== v47 ==
==> flow/design.v (excerpt) <==
module ALU_Top #(parameter width = 16 ,
                   Arith_width = width + width ,
                   Logic_width = width,	
                   CMP_width   = width,
                   Shift_width = width)(
input wire [width-1:0] A,
input wire [width-1:0] B,
input wire CLK,
input wire RST,
input wire [3:0] ALU_FUN,
output wire [Arith_width-1:0]  Arith_OUT,
output wire                    Carry_OUT,
output wire                    Arith_Flag,
output wire [Logic_width-1:0]  Logic_OUT,  
output wire                    Logic_Flag,
output wire [CMP_width-1:0]    CMP_OUT,    
output wire                    CMP_Flag,
output wire [Shift_width-1:0]  Shift_OUT,
output wire                    Shift_Flag
);
For scale: about 6300 cells after synthesis, ~120 I/O pins, roughly 0.046 mm2 of cells after synthesis.
Settings: LEC_CHECK=0, CAP_MARGIN=20, CELL_PAD_IN_SITES_DETAIL_PLACEMENT=1, CELL_PAD_IN_SITES_GLOBAL_PLACEMENT=2, CORE_MARGIN=10, CORE_UTILIZATION=40, CTS_CLUSTER_SIZE=30, GPL_TIMING_DRIVEN=0, SLEW_MARGIN=20; clock period 95.0 ns.
run.sh (not shown) runs the stock make flow with config.mk's settings and CLKGATE_MAP_FILE=.
Edits applied to the flow inputs when going from v47 to v40:
==> flow/config.mk <==
export PLATFORM = sky130hd
export DESIGN_NAME = ALU_Top
export DESIGN_NICKNAME = ALU_Top
export VERILOG_FILES = /design/flow/design.v
export SDC_FILE = /design/flow/constraint.sdc
export NUM_CORES = 4
export LEC_CHECK = 0
export CAP_MARGIN = 20
export CORE_MARGIN = 2
export CORE_UTILIZATION = 59
export SLEW_MARGIN = 20
==> flow/constraint.sdc <==
create_clock -name core_clock -period 75.6 [get_ports {CLK}]
set_input_delay 15.1200 -clock core_clock [delete_from_list [all_inputs] [get_ports {CLK}]]
set_output_delay 15.1200 -clock core_clock [all_outputs]
set_load 0.01 [all_outputs]
Notes after the runs:
- Of v47 and v40, the lower total number of placement rows belongs to v40.
- For v40, the flow was terminated by a tool error in global routing and produced no final design.
- Reported for v47 and v40, and-or/or-and share of the synthesized area turned out identical to the last digit.
- v40 vs v47 — core footprint dropped 0.037 mm2.
- Cell total after placement is higher on v40
- | die size | higher: v47 |
- Overall die width, v47 and v40: larger value in v47
The following lists how v41 was set up differently from v40:
diff --git a/flow/config.mk b/flow/config.mk
--- a/flow/config.mk
+++ b/flow/config.mk
@@ -10 +10 @@
-export CORE_UTILIZATION = 59
+export CORE_UTILIZATION = 40
==> flow/constraint.sdc <==
create_clock -name core_clock -period 92.7 [get_ports {CLK}]
set_input_delay 18.5400 -clock core_clock [delete_from_list [all_inputs] [get_ports {CLK}]]
set_output_delay 18.5400 -clock core_clock [all_outputs]
set_load 0.01 [all_outputs]
## What came out
- The number of buffers inserted by post-CTS setup repair of v41 is lower than that of v40.
- No final results exist for v40, since it was stopped by error GRT-0232 during global routing.
- Having completed the whole flow, v41 delivered a layout that passed the timing, DRC and antenna checks.
- In v41, the total instance count after detailed placement came out about 11% below the value in v40.
- Any difference in mux cell area share after synthesis between v41 and v40 is small enough to ignore.
- Re mean cell area of the mapped netlist: no difference whatsoever between v40 and v41.
- Going from v40 to v41, the detailed-placement wirelength estimate was found to have gone down by about 8%.
- Against v40, final weighted congestion in routability-driven placement in v41 fell by a little under 10%.
- v41 ends up with a width of the die that is 21% higher than in v40.
- v41 ends up with a die area that is 47% higher than in v40.
- v41 vs. v40: core area went up by 48%.
diff inputs: v41 => v10
diff --git a/flow/config.mk b/flow/config.mk
--- a/flow/config.mk
+++ b/flow/config.mk
@@ -7,0 +8 @@
+export ABC_AREA = 1
@@ -10 +11 @@
-export CORE_UTILIZATION = 40
+export CORE_UTILIZATION = 72
@@ -11,0 +13 @@
+export TNS_END_PERCENT = 5
==> flow/constraint.sdc <==
create_clock -name core_clock -period 41.7 [get_ports {CLK}]
set_input_delay 8.3400 -clock core_clock [delete_from_list [all_inputs] [get_ports {CLK}]]
set_output_delay 8.3400 -clock core_clock [all_outputs]
set_load 0.01 [all_outputs]
Findings:
Changes observed in v10 relative to v41: cell count in the Yosys report has increased; core outline area has decreased. The flow ended early for v10: it failed with a tool error in detailed placement. Comparing v10 against v41, there is no change at all in number of synthesized register bits.

ALU_Top again, from the RTL that the note above started with.
Settings: LEC_CHECK=0, CAP_MARGIN=20, CORE_MARGIN=2, CORE_UTILIZATION=72, PLACE_DENSITY_LB_ADDON=0.2, SLEW_MARGIN=20; clock period 78.2 ns.
The first run stopped in 3_5_place_dp (DPL-0038).
==> next run, changes <==
Settings changed: CORE_UTILIZATION 72 to 58, PLACE_DENSITY_LB_ADDON 0.2 to default, TNS_END_PERCENT from default to 5.
Clock period 78.2 ns to 84.7 ns, I/O delays scaled along.
Result: Now the flow went through all stages and came out clean. Area after synthesis is unchanged. Die area increases by 24%. Synthesized cell count does not change.
==> next run, changes <==
Settings changed: CORE_UTILIZATION 58 to 40, TNS_END_PERCENT 5 to default.
Clock period 84.7 ns to 95.0 ns, I/O delays scaled along.
=> Worst setup slack gains 1.9 ns. Final area shrinks by 4.8%. Wire length hardly moves.

ALU_Top again, from the RTL that the note above started with.
make LEC_CHECK=0 CAP_MARGIN=20 CELL_PAD_IN_SITES_DETAIL_PLACEMENT=1 CELL_PAD_IN_SITES_GLOBAL_PLACEMENT=2 CORE_MARGIN=8 CORE_UTILIZATION=40 GPL_TIMING_DRIVEN=0 SLEW_MARGIN=20 finish   # period 95.0 ns
The first run passed the timing, DRC and antenna checks.
Then changed:
- CELL_PAD_IN_SITES_DETAIL_PLACEMENT: 1 -> not set
- CELL_PAD_IN_SITES_GLOBAL_PLACEMENT: 2 -> not set
- CORE_ASPECT_RATIO: not set -> 0.5
- CORE_MARGIN: 8 -> 2
- CTS_CLUSTER_DIAMETER: not set -> 382
- CTS_CLUSTER_SIZE: not set -> 23
- GPL_TIMING_DRIVEN: 0 -> not set
Result: The new run finished clean. Global-route usage went down by 1.3 points. Setup slack gets better by 0.35 ns.
Then changed:
- CORE_ASPECT_RATIO: 0.5 -> not set
- CORE_UTILIZATION: 40 -> 58
- CTS_CLUSTER_DIAMETER: 382 -> not set
- CTS_CLUSTER_SIZE: 23 -> not set
- clock period: 95.0 -> 51.6 ns (I/O delays scaled with it)
Result: The new run did not get past global routing (5_1_grt) (GRT-0232); die size goes down by a quarter to a third; synthesized cell count is unchanged; area after synthesis does not change.
Then changed:
- ABC_AREA: not set -> 1
- CORE_UTILIZATION: 58 -> 69
- TNS_END_PERCENT: not set -> 40
- clock period: 51.6 -> 146.0 ns (I/O delays scaled with it)
=>
- This time the run completed with no timing, DRC or antenna violations
- synthesized area fell by about 3.3%
- synthesized cell count rose by 11%
- die area fell by about 18%
Then changed:
- ABC_AREA: 1 -> not set
- CORE_UTILIZATION: 69 -> 58
- TNS_END_PERCENT: 40 -> not set
- clock period: 146.0 -> 75.6 ns (I/O delays scaled with it)
After rerunning:
- This time the run aborted during global routing (5_1_grt) with GRT-0232
- die area came out higher by about 23%
- synthesized cell count came out lower by about 10%
- area after synthesis increases by 3.4%

Starting RTL as in the previous note.
Settings: LEC_CHECK=0, CAP_MARGIN=0, CELL_PAD_IN_SITES_DETAIL_PLACEMENT=2, CORE_ASPECT_RATIO=0.81, CORE_MARGIN=2, CORE_UTILIZATION=18, GPL_TIMING_DRIVEN=1, PLACE_DENSITY_LB_ADDON=0.08, SLEW_MARGIN=20, TNS_END_PERCENT=50; clock period 154.0 ns.
Then changed:
- ABC_AREA: default -> 1
- CELL_PAD_IN_SITES_DETAIL_PLACEMENT: 2 -> 0
- CORE_UTILIZATION: 18 -> 72
- CTS_CLUSTER_DIAMETER: default -> 359
- CTS_CLUSTER_SIZE: default -> 85
- MAX_ROUTING_LAYER: default -> met4
- PLACE_DENSITY: default -> 0.64
- PLACE_DENSITY_LB_ADDON: 0.08 -> default
- TNS_END_PERCENT: 50 -> 45
Effect:
- die size goes down by well over a third
- clock skew is unchanged
- hold slack gets worse by 93 ps
- wire length went down by well over a third
- count of clock-buffer cells in the layout is unchanged
- fmax increases by a few percent

ALU_Top again, from the RTL that the note above started with.
export LEC_CHECK = 0
export ABC_AREA = 0
export CAP_MARGIN = 20
export CORE_ASPECT_RATIO = 1.83
export CORE_MARGIN = 6
export CORE_UTILIZATION = 56
export CTS_CLUSTER_DIAMETER = 156
export CTS_CLUSTER_SIZE = 18
export GPL_TIMING_DRIVEN = 0
export MIN_ROUTING_LAYER = met2
export SLEW_MARGIN = 25
export TNS_END_PERCENT = 50
create_clock -name core_clock -period 68.8 [get_ports {CLK}]
The baseline ended with an error in global routing (5_1_grt).
Edit:
Settings changed: ABC_AREA 0 to 1, CORE_ASPECT_RATIO 1.83 to not set, CORE_MARGIN 6 to 2, CORE_UTILIZATION 56 to 72, CTS_CLUSTER_DIAMETER 156 to not set, CTS_CLUSTER_SIZE 18 to 10, GPL_TIMING_DRIVEN 0 to not set, MIN_ROUTING_LAYER met2 to not set, SLEW_MARGIN 25 to 20, TNS_END_PERCENT 50 to not set.
Clock period 68.8 ns to 41.7 ns, I/O delays scaled along.
After rerunning: The new run did not get past detailed placement (3_5_place_dp); synthesized cell count came out higher by about 11%; die area drops by about 30%; synthesized area shrinks by about 3.3%.
Edit:
Settings changed: ABC_AREA 1 to not set, CORE_UTILIZATION 72 to 34, CTS_CLUSTER_SIZE 10 to not set.
Clock period 41.7 ns to 92.7 ns, I/O delays scaled along.
Now the flow finished clean; die size came out higher by 120%; area after synthesis grows by about 3.4%; synthesized cell count went down by 10%.

yarrow:
The RTL this note starts from:
==> flow/design.v <==
module DECODER(
input  wire [3:2] ALU_FUN,
output reg Arith_Enable,
output reg Logic_Enable,
output reg CMP_Enable, 
output reg Shift_Enable
);
always @(*)
   begin
     Arith_Enable   = 1'b0;
	 Logic_Enable = 1'b0;
	 CMP_Enable   = 1'b0;
	 Shift_Enable = 1'b0;
     case(ALU_FUN)
	     2'b00 : Arith_Enable = 1'b1;
	     2'b01 : Logic_Enable = 1'b1;
	     2'b10 : CMP_Enable   = 1'b1;
	     2'b11 : Shift_Enable = 1'b1;
	  endcase
   end 
 endmodule
module ARITHMETIC_UNIT #(parameter width = 16 , Arith_width = width + width )(
input wire signed [width-1:0] A,
input wire signed [width-1:0] B, 
input wire [1:0] ALU_FUN,
input wire Arith_Enable,
input wire CLK,
input wire RST,
output reg signed [Arith_width-1:0] Arith_OUT,
output reg        Carry_OUT,
output reg        Arith_Flag
);
reg [Arith_width-1:0] Arith_OUT0;
reg                   Carry_OUT0;
reg                   Arith_Flag0;
always @(posedge CLK, negedge RST)
  begin 
    if(!RST)
	 begin
	    Arith_OUT <= 'b0;
		Carry_OUT <= 16'b0;
		Arith_Flag<= 1'b0;
	 end
	else
	 begin
	    Arith_OUT <= Arith_OUT0;
		if(Arith_Enable)
		  Carry_OUT <= Carry_OUT0;
		Arith_Flag<= Arith_Flag0;
	 end
  end
always @(*)
  begin
     if(Arith_Enable)
	 begin
	     Arith_Flag0 = 1'b1;
	     case(ALU_FUN)
		     2'b00 : {Carry_OUT0,Arith_OUT0} = A+B;
			 2'b01 : {Carry_OUT0,Arith_OUT0} = A-B;
			 2'b10 : {Carry_OUT0,Arith_OUT0} = A*B;
			 2'b11 : {Carry_OUT0,Arith_OUT0} = (B == 0) ? 1'sb0 : A/B;
		  endcase
	 end
	 else
	   begin
	     Arith_OUT0  = 'b0;
		 Carry_OUT0  = 1'b0;
		 Arith_Flag0 = 1'b0;
	   end
  end
endmodule
module LOGIC_UNIT #(parameter width = 16 , Logic_width = width)(
input wire  [width-1:0] A,
input wire  [width-1:0] B, 
input wire [1:0] ALU_FUN,
input wire Logic_Enable,
input wire CLK,
input wire RST,
output reg [Logic_width-1:0] Logic_OUT,
output reg         Logic_Flag
);
reg [Logic_width-1:0] Logic_OUT0; 
reg                   Logic_Flag0 ;
always @(posedge CLK, negedge RST)
  begin
    if(!RST)
	 begin
	    Logic_OUT <= 'b0;
		Logic_Flag<= 1'b0;
	 end
	else
	 begin
	  Logic_OUT <= Logic_OUT0;
		Logic_Flag<= Logic_Flag0;
	 end
  end
always @(*)
  begin
     if(Logic_Enable)
	 begin
	     Logic_Flag0 = 1'b1;
	     case(ALU_FUN)
		   2'b00 : Logic_OUT0 = A&B;
			 2'b01 : Logic_OUT0 = A|B;
			 2'b10 : Logic_OUT0 = ~(A&B);
			 2'b11 : Logic_OUT0 = ~(A|B);
		  endcase
	 end
	 else
	   begin
	     Logic_OUT0  = 'b0;
		 Logic_Flag0 = 1'b0;
	   end
  end
endmodule
module CMP_UNIT #(parameter width = 16 , CMP_width   = width )(
input wire  [width-1:0] A,
input wire  [width-1:0] B, 
input wire [1:0] ALU_FUN,
input wire CMP_Enable,
input wire CLK,
input wire RST,
output reg [CMP_width-1:0] CMP_OUT,
output reg         CMP_Flag
);
reg [CMP_width-1:0] CMP_OUT0;
reg                 CMP_Flag0 ;
reg [CMP_width-1:0] EQ ;
reg [CMP_width-1:0] GR ; 
reg [CMP_width-1:0] LW;
always @(posedge CLK , negedge RST)
  begin
    if(!RST)
	 begin
	    CMP_OUT <= 'b0;
		CMP_Flag<= 1'b0;
	 end
	else
	 begin
	    CMP_OUT <= CMP_OUT0;
		CMP_Flag<= CMP_Flag0;
	 end
  end
always @(*)
  begin
     if(A==B)
       EQ ='b1;
     else 
       EQ ='b0;
     if(A>B)
       GR ='b10;
     else 
       GR ='b0;
     if(A<B)
       LW ='b11;
     else 
       LW ='b0;
     if(CMP_Enable)
	   begin
	     CMP_Flag0 = 1'b1;
	     case(ALU_FUN)
		     2'b00 : CMP_OUT0 = 'b0;
			 2'b01 : CMP_OUT0 = EQ;
			 2'b10 : CMP_OUT0 = GR;
			 2'b11 : CMP_OUT0 = LW;
		  endcase
	   end
	 else
	   begin
	     CMP_OUT0  = 'b0;
		 CMP_Flag0 = 1'b0;
	   end
  end
endmodule
module SHIFT_UNIT #(parameter width = 16 , Shift_width = width)(
input wire  [width-1:0] A,
input wire  [width-1:0] B, 
input wire [1:0] ALU_FUN,
input wire Shift_Enable,
input wire CLK,
input wire RST,
output reg [Shift_width-1:0] Shift_OUT,
output reg         Shift_Flag
);
reg [Shift_width-1:0] Shift_OUT0;
reg                   Shift_Flag0 ;
always @(posedge CLK, negedge RST)
  begin
    if(!RST)
	 begin
	    Shift_OUT <= 'b0;
		Shift_Flag<= 1'b0;
	 end
	else
	 begin
	    Shift_OUT <= Shift_OUT0;
		Shift_Flag<= Shift_Flag0;
	 end
  end
always @(*)
  begin
     if(Shift_Enable)
	 begin
	     Shift_Flag0 = 1'b1;
	     case(ALU_FUN)
		     2'b00 : Shift_OUT0 = A>>1'b1;
			 2'b01 : Shift_OUT0 = A<<1'b1;
			 2'b10 : Shift_OUT0 = B>>1'b1;
			 2'b11 : Shift_OUT0 = B<<1'b1;
		  endcase
	 end
	 else
	   begin
	     Shift_OUT0  = 'b0;
		 Shift_Flag0 = 1'b0;
	   end
  end
endmodule
module ALU_Top #(parameter width = 16 ,
                   Arith_width = width + width ,
                   Logic_width = width,	
                   CMP_width   = width,
                   Shift_width = width)(
input wire [width-1:0] A,
input wire [width-1:0] B,
input wire CLK,
input wire RST,
input wire [3:0] ALU_FUN,
output wire [Arith_width-1:0]  Arith_OUT,
output wire                    Carry_OUT,
output wire                    Arith_Flag,
output wire [Logic_width-1:0]  Logic_OUT,  
output wire                    Logic_Flag,
output wire [CMP_width-1:0]    CMP_OUT,    
output wire                    CMP_Flag,
output wire [Shift_width-1:0]  Shift_OUT,
output wire                    Shift_Flag
);
wire Arith_Enable ,Logic_Enable , CMP_Enable , Shift_Enable;
DECODER u_decoder(
.ALU_FUN(ALU_FUN[3:2]),
.Arith_Enable(Arith_Enable),
.Logic_Enable(Logic_Enable),
.CMP_Enable(CMP_Enable),
.Shift_Enable(Shift_Enable)
);
ARITHMETIC_UNIT #(.width(width),.Arith_width(Arith_width)) u_arithmatic(
.A(A),
.B(B),
.ALU_FUN(ALU_FUN[1:0]),
.CLK(CLK),
.RST(RST),
.Arith_Enable(Arith_Enable),
.Arith_OUT(Arith_OUT),
.Carry_OUT(Carry_OUT),
.Arith_Flag(Arith_Flag)
);
LOGIC_UNIT #(.width(width),.Logic_width(Logic_width)) u_logic(
.A(A),
.B(B),
.ALU_FUN(ALU_FUN[1:0]),
.CLK(CLK),
.RST(RST),
.Logic_Enable(Logic_Enable),
.Logic_OUT(Logic_OUT),
.Logic_Flag(Logic_Flag)
);
CMP_UNIT #(.width(width),.CMP_width(CMP_width)) u_cmp(
.A(A),
.B(B),
.ALU_FUN(ALU_FUN[1:0]),
.CLK(CLK),
.RST(RST),
.CMP_Enable(CMP_Enable),
.CMP_OUT(CMP_OUT),
.CMP_Flag(CMP_Flag)
);
SHIFT_UNIT #(.width(width),.Shift_width(Shift_width)) u_shift(
.A(A),
.B(B),
.ALU_FUN(ALU_FUN[1:0]),
.CLK(CLK),
.RST(RST),
.Shift_Enable(Shift_Enable),
.Shift_OUT(Shift_OUT),
.Shift_Flag(Shift_Flag)
);
endmodule
==> flow/config.mk <==
export PLATFORM = sky130hd
export DESIGN_NAME = ALU_Top
export DESIGN_NICKNAME = ALU_Top
export VERILOG_FILES = /design/flow/design.v
export SDC_FILE = /design/flow/constraint.sdc
export NUM_CORES = 4
export LEC_CHECK = 0
export CAP_MARGIN = 0
export CELL_PAD_IN_SITES_DETAIL_PLACEMENT = 1
export CORE_ASPECT_RATIO = 1.35
export CORE_MARGIN = 2
export CORE_UTILIZATION = 18
export CTS_CLUSTER_DIAMETER = 388
export CTS_CLUSTER_SIZE = 99
export GPL_TIMING_DRIVEN = 1
export MIN_ROUTING_LAYER = met2
export PLACE_DENSITY_LB_ADDON = 0.08
export SLEW_MARGIN = 40
export TNS_END_PERCENT = 75
==> flow/constraint.sdc <==
create_clock -name core_clock -period 154.0 [get_ports {CLK}]
set_input_delay 30.8000 -clock core_clock [delete_from_list [all_inputs] [get_ports {CLK}]]
set_output_delay 30.8000 -clock core_clock [all_outputs]
set_load 0.01 [all_outputs]
Looking at the reports, yarrow completed the entire flow and the layout it produced met the timing, DRC and antenna checks.
Setup changes, yarrow to indigo
# yarrow
export LEC_CHECK = 0
export CAP_MARGIN = 0
export CELL_PAD_IN_SITES_DETAIL_PLACEMENT = 1
export CORE_ASPECT_RATIO = 1.35
export CORE_MARGIN = 2
export CORE_UTILIZATION = 18
export CTS_CLUSTER_DIAMETER = 388
export CTS_CLUSTER_SIZE = 99
export GPL_TIMING_DRIVEN = 1
export MIN_ROUTING_LAYER = met2
export PLACE_DENSITY_LB_ADDON = 0.08
export SLEW_MARGIN = 40
export TNS_END_PERCENT = 75
create_clock -name core_clock -period 154.0 [get_ports {CLK}]
# indigo
export LEC_CHECK = 0
export ABC_AREA = 1
export CAP_MARGIN = 0
export CELL_PAD_IN_SITES_DETAIL_PLACEMENT = 0
export CORE_ASPECT_RATIO = 0.81
export CORE_MARGIN = 2
export CORE_UTILIZATION = 71
export CTS_CLUSTER_DIAMETER = 359
export CTS_CLUSTER_SIZE = 85
export GPL_TIMING_DRIVEN = 1
export MAX_ROUTING_LAYER = met4
export PLACE_DENSITY = 0.63
export SLEW_MARGIN = 20
export TNS_END_PERCENT = 45
create_clock -name core_clock -period 154.0 [get_ports {CLK}]
--- outcome ---
indigo ended up with a higher data required time of the worst path than yarrow did. In indigo, the multi-input gate area in the final layout came out 12% below the value in yarrow. indigo ends up with lower via density per instance than yarrow does.
#### Input delta (raven over indigo)
# indigo
export LEC_CHECK = 0
export ABC_AREA = 1
export CAP_MARGIN = 0
export CELL_PAD_IN_SITES_DETAIL_PLACEMENT = 0
export CORE_ASPECT_RATIO = 0.81
export CORE_MARGIN = 2
export CORE_UTILIZATION = 71
export CTS_CLUSTER_DIAMETER = 359
export CTS_CLUSTER_SIZE = 85
export GPL_TIMING_DRIVEN = 1
export MAX_ROUTING_LAYER = met4
export PLACE_DENSITY = 0.63
export SLEW_MARGIN = 20
export TNS_END_PERCENT = 45
create_clock -name core_clock -period 154.0 [get_ports {CLK}]
# raven
export LEC_CHECK = 0
export CAP_MARGIN = 0
export CELL_PAD_IN_SITES_DETAIL_PLACEMENT = 0
export CORE_ASPECT_RATIO = 0.5
export CORE_MARGIN = 2
export CORE_UTILIZATION = 23
export CTS_CLUSTER_DIAMETER = 339
export CTS_CLUSTER_SIZE = 100
export GPL_TIMING_DRIVEN = 1
export PLACE_DENSITY = 0.67
export SLEW_MARGIN = 5
export TNS_END_PERCENT = 15
create_clock -name core_clock -period 154.0 [get_ports {CLK}]
==> comparison <==
raven did not stop at any stage, and its layout met the timing, DRC and antenna checks.
raven vs indigo — via count rose about 6%.
Going from indigo to raven, clock buffer count stayed essentially flat; post-layout instance count excluding filler cells now larger; estimated wirelength of the detail-placed design went up.
> inputs changed (raven -> sierra)
# raven
export LEC_CHECK = 0
export CAP_MARGIN = 0
export CELL_PAD_IN_SITES_DETAIL_PLACEMENT = 0
export CORE_ASPECT_RATIO = 0.5
export CORE_MARGIN = 2
export CORE_UTILIZATION = 23
export CTS_CLUSTER_DIAMETER = 339
export CTS_CLUSTER_SIZE = 100
export GPL_TIMING_DRIVEN = 1
export PLACE_DENSITY = 0.67
export SLEW_MARGIN = 5
export TNS_END_PERCENT = 15
create_clock -name core_clock -period 154.0 [get_ports {CLK}]
# sierra
export LEC_CHECK = 0
export ABC_AREA = 1
export CAP_MARGIN = 0
export CELL_PAD_IN_SITES_DETAIL_PLACEMENT = 1
export CORE_ASPECT_RATIO = 1.35
export CORE_MARGIN = 10
export CORE_UTILIZATION = 18
export CTS_CLUSTER_DIAMETER = 388
export CTS_CLUSTER_SIZE = 99
export GPL_TIMING_DRIVEN = 1
export MAX_ROUTING_LAYER = met4
export MIN_ROUTING_LAYER = met2
export PLACE_DENSITY_LB_ADDON = 0.08
export SETUP_SLACK_MARGIN = 5.0
export SLEW_MARGIN = 20
export TNS_END_PERCENT = 55
create_clock -name core_clock -period 154.0 [get_ports {CLK}]
Results
- Looking at top layer reached by signal wires, the met5 result is from raven; the met4 one comes from sierra.
- Delta (sierra minus raven): wire length per cell after detailed routing dropped 7.0%; diode insertion count for antenna repair grew by 12; maximum number of pins on one net before global-route repair has decreased.
- Non-clock buffer contribution to total cell area delta (raven -> sierra): insignificant
- [sierra] wire length on met2 rose about 36% relative to raven
- Relative to raven, final wirelength increased by 7.2% in sierra.
diff inputs: sierra => harbor
# sierra
export LEC_CHECK = 0
export ABC_AREA = 1
export CAP_MARGIN = 0
export CELL_PAD_IN_SITES_DETAIL_PLACEMENT = 1
export CORE_ASPECT_RATIO = 1.35
export CORE_MARGIN = 10
export CORE_UTILIZATION = 18
export CTS_CLUSTER_DIAMETER = 388
export CTS_CLUSTER_SIZE = 99
export GPL_TIMING_DRIVEN = 1
export MAX_ROUTING_LAYER = met4
export MIN_ROUTING_LAYER = met2
export PLACE_DENSITY_LB_ADDON = 0.08
export SETUP_SLACK_MARGIN = 5.0
export SLEW_MARGIN = 20
export TNS_END_PERCENT = 55
create_clock -name core_clock -period 154.0 [get_ports {CLK}]
# harbor
export LEC_CHECK = 0
export CAP_MARGIN = 40
export CELL_PAD_IN_SITES_DETAIL_PLACEMENT = 0
export CORE_ASPECT_RATIO = 0.81
export CORE_MARGIN = 2
export CORE_UTILIZATION = 38
export CTS_CLUSTER_DIAMETER = 332
export CTS_CLUSTER_SIZE = 100
export GPL_TIMING_DRIVEN = 1
export PLACE_DENSITY = 0.67
export SLEW_MARGIN = 5
export TNS_END_PERCENT = 50
create_clock -name core_clock -period 154.0 [get_ports {CLK}]
==> comparison <==
Height of the chip (harbor vs. sierra) decreases by more than a quarter. harbor vs sierra — yosys stat chip area climbed by a few percent. Synthesized area deteriorates in harbor relative to sierra. Global placer's final weighted congestion (sierra / harbor): 0.842. Higher proportion of final cell area spent on non-clock buffers goes to harbor over sierra. Insertion delay at the late pin of the worst-skew pair delta for harbor relative to sierra: 70 ps lower. In the reports for sierra and harbor, the smaller utilization of the core after routing belongs to sierra. On area of all placed cells without fillers, sierra tracks harbor almost exactly. Against sierra, first-iteration detailed-routing DRC count in harbor fell by a few percent.
> inputs changed (harbor -> cedar)
# harbor
export LEC_CHECK = 0
export CAP_MARGIN = 40
export CELL_PAD_IN_SITES_DETAIL_PLACEMENT = 0
export CORE_ASPECT_RATIO = 0.81
export CORE_MARGIN = 2
export CORE_UTILIZATION = 38
export CTS_CLUSTER_DIAMETER = 332
export CTS_CLUSTER_SIZE = 100
export GPL_TIMING_DRIVEN = 1
export PLACE_DENSITY = 0.67
export SLEW_MARGIN = 5
export TNS_END_PERCENT = 50
create_clock -name core_clock -period 154.0 [get_ports {CLK}]
# cedar
export LEC_CHECK = 0
export CAP_MARGIN = 0
export CELL_PAD_IN_SITES_DETAIL_PLACEMENT = 0
export CORE_ASPECT_RATIO = 1.91
export CORE_MARGIN = 2
export CORE_UTILIZATION = 23
export CTS_CLUSTER_DIAMETER = 331
export CTS_CLUSTER_SIZE = 100
export GPL_TIMING_DRIVEN = 1
export PLACE_DENSITY = 0.67
export SLEW_MARGIN = 5
export TNS_END_PERCENT = 20
create_clock -name core_clock -period 154.0 [get_ports {CLK}]
==> comparison <==
Sequential share of layout area delta (harbor -> cedar): insignificant
cedar finished end to end and its layout was clean on timing, DRC and antenna.
Comparing harbor and cedar, final worst-path cycle share is higher on cedar.
Going from harbor to cedar, met2 wire length increased 34000 um, final cell count without fillers increased by 1003 relative to the old numbers.
